==> job 5712: inputs <==
==> flow/design.v <==
module joinC #(parameter N = 5)(
	input [N - 1 : 0] valid_in,
	output reg  [N - 1 : 0] ready_in,
	output valid_out,
	input ready_out
);
	assign valid_out = &valid_in; 
	reg[N - 1 : 0] singleValid;
	integer i, j;
	always @(*)begin
		for(i = 0; i < N; i = i + 1)begin
			singleValid[i] = 1;
			for(j = 0; j < N; j = j + 1)
				if(i != j)
					singleValid[i] = singleValid[i] & valid_in[j];
		end
		for(i = 0; i < N; i = i + 1)begin
			ready_in[i] = singleValid[i] & ready_out;
		end
	end
endmodule
module OEHB #(parameter INPUTS = 1,
		parameter OUTPUTS = 1,
		parameter DATA_IN_SIZE = 32,
		parameter DATA_OUT_SIZE = 32)
	(
		input clk,
		input rst,
		input [INPUTS * (DATA_IN_SIZE)- 1 : 0]data_in_bus,
		input [INPUTS - 1 : 0]valid_in_bus,
		output [INPUTS - 1 : 0] ready_in_bus,
		output [OUTPUTS * (DATA_OUT_SIZE) - 1 : 0]data_out_bus,
		output reg [OUTPUTS - 1 : 0]valid_out_bus,
		input 	[OUTPUTS - 1 : 0] ready_out_bus
);
	wire reg_en;
	reg [DATA_IN_SIZE - 1 : 0] data_reg;
	always@(posedge clk, posedge rst)
		if(rst)
			valid_out_bus[0] <= 0;
		else
			valid_out_bus[0] <= valid_in_bus[0] | ~ready_in_bus[0];
	always@(posedge clk, posedge rst)
		if(rst)
			data_reg <= 0;
		else if(reg_en)
			data_reg <= data_in_bus[0 * DATA_IN_SIZE +: DATA_IN_SIZE];
	assign data_out_bus[0 * DATA_OUT_SIZE +: DATA_OUT_SIZE] = data_reg;
	assign ready_in_bus[0] = ~valid_out_bus[0] | ready_out_bus[0];
	assign reg_en = ready_in_bus[0] & valid_in_bus[0];
endmodule
module delay_buffer #(parameter SIZE = 32) (
	input clk, rst,
	input valid_in, ready_in,
	output valid_out
);
	reg [SIZE - 1 : 0] shift_reg;
	always @(posedge clk)begin
		if(ready_in | rst)
			shift_reg[0] <= valid_in;
	end
	always @(posedge clk)begin
		if(rst)
			shift_reg[SIZE - 1 : 1] <= 0;
		else if(ready_in)
			shift_reg[SIZE - 1 : 1] <= shift_reg[SIZE - 2 : 0];
	end
	assign valid_out = shift_reg[SIZE - 1];
endmodule
module mul_4_stage (
	input clk, ce,
	input[31 : 0] a,
	input [31 : 0] b,
	output [31 : 0] p
);
	reg [31 : 0] a_reg, b_reg, q0, q1, q2;
	wire [63 : 0] mul_wire;
	assign mul_wire = a_reg * b_reg;
	wire [31 : 0] mul;
	assign mul = mul_wire[31 : 0];
	always @(posedge clk)
		if(ce)begin
			a_reg <= a;
			b_reg <= b;
			q0 <= mul;
			q1 <= q0;
			q2 <= q1;
		end
	assign p = q2;
endmodule
module mul_op #(parameter INPUTS = 2,
		parameter OUTPUTS = 1,
		parameter DATA_IN_SIZE = 32,
		parameter DATA_OUT_SIZE = 32)
		(
		input clk,
		input rst,
		input [INPUTS * (DATA_IN_SIZE)- 1 : 0]data_in_bus,
		input [INPUTS - 1 : 0]valid_in_bus,
		output [INPUTS - 1 : 0] ready_in_bus,
		output [OUTPUTS * (DATA_OUT_SIZE) - 1 : 0]data_out_bus,
		output [OUTPUTS - 1 : 0]valid_out_bus,
		input 	[OUTPUTS - 1 : 0] ready_out_bus
);
	localparam LATENCY = 4;
	wire [2 * DATA_OUT_SIZE - 1 : 0] temp_result;
	wire join_valid;
	wire buff_valid, oehb_valid, oehb_ready;
	wire oehb_dataOut, oehb_datain;
	joinC #(.N(INPUTS)) add_fork(.valid_in(valid_in_bus), .ready_in(ready_in_bus), .valid_out(join_valid), .ready_out(oehb_ready));
	mul_4_stage multiply_unit (.clk(clk), .ce(oehb_ready), .a(data_in_bus[0 * DATA_IN_SIZE +: DATA_IN_SIZE]), .b(data_in_bus[1 * DATA_IN_SIZE +: DATA_IN_SIZE]), .p(data_out_bus[0 * DATA_OUT_SIZE +: DATA_OUT_SIZE]));
	delay_buffer #(.SIZE(LATENCY - 1))delay_buff(.clk(clk), .rst(rst), .valid_in(join_valid), .ready_in(oehb_ready), .valid_out(buff_valid));
	OEHB #(.INPUTS(1), .OUTPUTS(1), .DATA_IN_SIZE(1), .DATA_OUT_SIZE(1)) oehb_buffer (.clk(clk), .rst(rst),
										 .data_in_bus(1'b0), .valid_in_bus(buff_valid), .ready_in_bus(oehb_ready),
										 .data_out_bus(oehb_dataOut), .valid_out_bus(valid_out_bus[0]), .ready_out_bus(ready_out_bus[0]));
endmodule
==> flow/run.sh <==
#!/bin/bash
# the make line also repeats each setting of config.mk as NAME=value (left out here)
make -C /OpenROAD-flow-scripts/flow DESIGN_CONFIG=/design/flow/config.mk WORK_HOME=/design/flow/orfs CLKGATE_MAP_FILE= finish
==> flow/config.mk <==
export PLATFORM = sky130hd
export DESIGN_NAME = mul_op
export DESIGN_NICKNAME = mul_op
export VERILOG_FILES = /design/flow/design.v
export SDC_FILE = /design/flow/constraint.sdc
export NUM_CORES = 4
export LEC_CHECK = 0
export CAP_MARGIN = 20
export CELL_PAD_IN_SITES_GLOBAL_PLACEMENT = 1
export CORE_ASPECT_RATIO = 0.5
export CORE_MARGIN = 7
export CORE_UTILIZATION = 61
export CTS_CLUSTER_DIAMETER = 240
export CTS_CLUSTER_SIZE = 99
export MIN_ROUTING_LAYER = met1
export PLACE_DENSITY = 0.43
export SETUP_SLACK_MARGIN = 2.64
export SLEW_MARGIN = 20
export TNS_END_PERCENT = 30
==> flow/constraint.sdc <==
create_clock -name core_clock -period 12.9 [get_ports {clk}]
set_input_delay 2.5800 -clock core_clock [delete_from_list [all_inputs] [get_ports {clk}]]
set_output_delay 2.5800 -clock core_clock [all_outputs]
set_load 0.01 [all_outputs]
==> job 6937: changes against job 5712 <==
- ABC_AREA: unset -> 1
- CAP_MARGIN: 20 -> 5
- CORE_ASPECT_RATIO: 0.5 -> 0.89
- CORE_UTILIZATION: 61 -> 60
- CTS_CLUSTER_DIAMETER: 240 -> 202
- CTS_CLUSTER_SIZE: 99 -> 46
- GPL_ROUTABILITY_DRIVEN: unset -> 1
- GPL_TIMING_DRIVEN: unset -> 0
- HOLD_SLACK_MARGIN: unset -> 0.07
- MAX_ROUTING_LAYER: unset -> met4
- PLACE_DENSITY: 0.43 -> unset
- PLACE_DENSITY_LB_ADDON: unset -> 0.05
- SETUP_SLACK_MARGIN: 2.64 -> 1.94
- SLEW_MARGIN: 20 -> 15
- TNS_END_PERCENT: 30 -> 95
==> job 8482: changes against job 5712 <==
- CELL_PAD_IN_SITES_GLOBAL_PLACEMENT: 1 -> unset
- CORE_ASPECT_RATIO: 0.5 -> unset
- CORE_MARGIN: 7 -> 2
- CORE_UTILIZATION: 61 -> 40
- CTS_CLUSTER_DIAMETER: 240 -> unset
- CTS_CLUSTER_SIZE: 99 -> unset
- MIN_ROUTING_LAYER: met1 -> unset
- PLACE_DENSITY: 0.43 -> unset
- SETUP_SLACK_MARGIN: 2.64 -> unset
- TNS_END_PERCENT: 30 -> unset
==> flow/constraint.sdc (replaced) <==
create_clock -name core_clock -period 8.0 [get_ports {clk}]
set_input_delay 1.6000 -clock core_clock [delete_from_list [all_inputs] [get_ports {clk}]]
set_output_delay 1.6000 -clock core_clock [all_outputs]
set_load 0.01 [all_outputs]
==> job 7440: changes against job 5712 <==
- CORE_ASPECT_RATIO: 0.5 -> unset
- CORE_MARGIN: 7 -> 2
- CORE_UTILIZATION: 61 -> 72
- CTS_CLUSTER_DIAMETER: 240 -> 27
- CTS_CLUSTER_SIZE: 99 -> unset
- MAX_ROUTING_LAYER: unset -> met4
- PLACE_DENSITY: 0.43 -> unset
- PLACE_DENSITY_LB_ADDON: unset -> 0.19
- SETUP_SLACK_MARGIN: 2.64 -> -0.4
- TNS_END_PERCENT: 30 -> unset
==> flow/constraint.sdc (replaced) <==
create_clock -name core_clock -period 6.06 [get_ports {clk}]
set_input_delay 1.2120 -clock core_clock [delete_from_list [all_inputs] [get_ports {clk}]]
set_output_delay 1.2120 -clock core_clock [all_outputs]
set_load 0.01 [all_outputs]
==> comparison table <==
metric	job 7440	job 8482	job 5712	job 6937
Area after DPL	23800 µm²	22500 µm²	22200 µm²	23600 µm²
Least-Margin Pin Slew	0.845 ns	1.13 ns	1.09 ns	1.13 ns
Number of ordinary inverters in the final layout	366	366	366	808
Number of detailed-route iterations in the first pass	6	7	5	5
Global-route wire length before repair	87600 µm	77400 µm	80100 µm	97900 µm
Total core area	28500 µm²	51400 µm²	33300 µm²	35700 µm²
Violation count after the first detailed-route iteration	1307	621	934	1531
Number of cells in the design after placement	2487	2600	2358	3091
Met2 routing resource usage after global routing	63.0%	31.3%	43.8%	47.4%
Most used cell, CP	-	fa_1	fa_1	fa_1
Final-layout fill cell count	1363	4740	2517	2894
Outcome	complete, but fails checks	timing/DRC/antenna clean	timing/DRC/antenna clean	timing/DRC/antenna clean
Reasons for failing layout checks	negative setup slack	-	-	-
Relative slew slack	43.6%	24.4%	27.6%	24.5%
Area of the die	30300 µm²	53800 µm²	39800 µm²	42100 µm²
Post-CTS setup buffer count	35	0	0	0

* * *

==> inputs of trial 73 <==
RTL: the design.v shown in full above, as it stands there.
clock: 7.01 ns
lec_check: 0
abc_area: 1
cap_margin: 20
cell_pad_in_sites_detail_placement: 1
core_aspect_ratio: 1.13
core_margin: 9
core_utilization: 40
gpl_routability_driven: 0
max_routing_layer: met4
slew_margin: 30
run.sh (not shown) runs the stock make flow with config.mk's settings and CLKGATE_MAP_FILE=.
==> build 2 (differences from trial 73) <==
Settings changed: ABC_AREA 1 to default, CAP_MARGIN 20 to 5, CELL_PAD_IN_SITES_DETAIL_PLACEMENT 1 to default, CORE_ASPECT_RATIO 1.13 to default, CORE_MARGIN 9 to 2, CORE_UTILIZATION 40 to 72, GPL_ROUTABILITY_DRIVEN 0 to default, MAX_ROUTING_LAYER met4 to default, SLEW_MARGIN 30 to 20.
==> flow/constraint.sdc (replaced) <==
create_clock -name core_clock -period 6.23 [get_ports {clk}]
set_input_delay 1.2460 -clock core_clock [delete_from_list [all_inputs] [get_ports {clk}]]
set_output_delay 1.2460 -clock core_clock [all_outputs]
set_load 0.01 [all_outputs]
==> comparison table <==
                                                                    trial 73                 build 2
Core occupancy in the finished layout                                  46.3%                   87.9%
Fraction of the cycle the final worst path needs                       97.1%                    116%
Post-route design area                                            0.0249 mm²              0.0251 mm²
Status                                              timing/DRC/antenna clean         failed layout checks
Reasons for failing layout checks                                          -    negative setup slack
Non-filler cells, final                                                 3336                    2549
Synth Area in Simple Gates                                             14.5%                   15.2%
Vias in the first global route                                         19029                   16451
Cell Rows                                                                 90                      62
Worst flop-to-flop path endpoint                        multiply_unit.q0[29]    multiply_unit.q0[31]
Overall track demand over capacity in global routing                   20.8%                   37.9%
DP Wirelength                                                       52200 µm                40400 µm
Clk_buf instances                                                         17                      18
Sequential element share of the synthesized area                       22.4%                   23.6%
Total Die Area                                                    0.0636 mm²              0.0303 mm²
Non-clock buffer share of cell area                                    7.48%                   12.0%
Share of synthesized area spent on multiplexers                           0%                 0.0963%
Met3 wire len                                                        2520 µm                 5710 µm
Grt met1 use                                                           22.6%                   49.1%
Startpoint of the worst setup timing path             multiply_unit.b_reg[7]  multiply_unit.b_reg[2]
Detailed Route Iter0 Violations                                          985                    1305
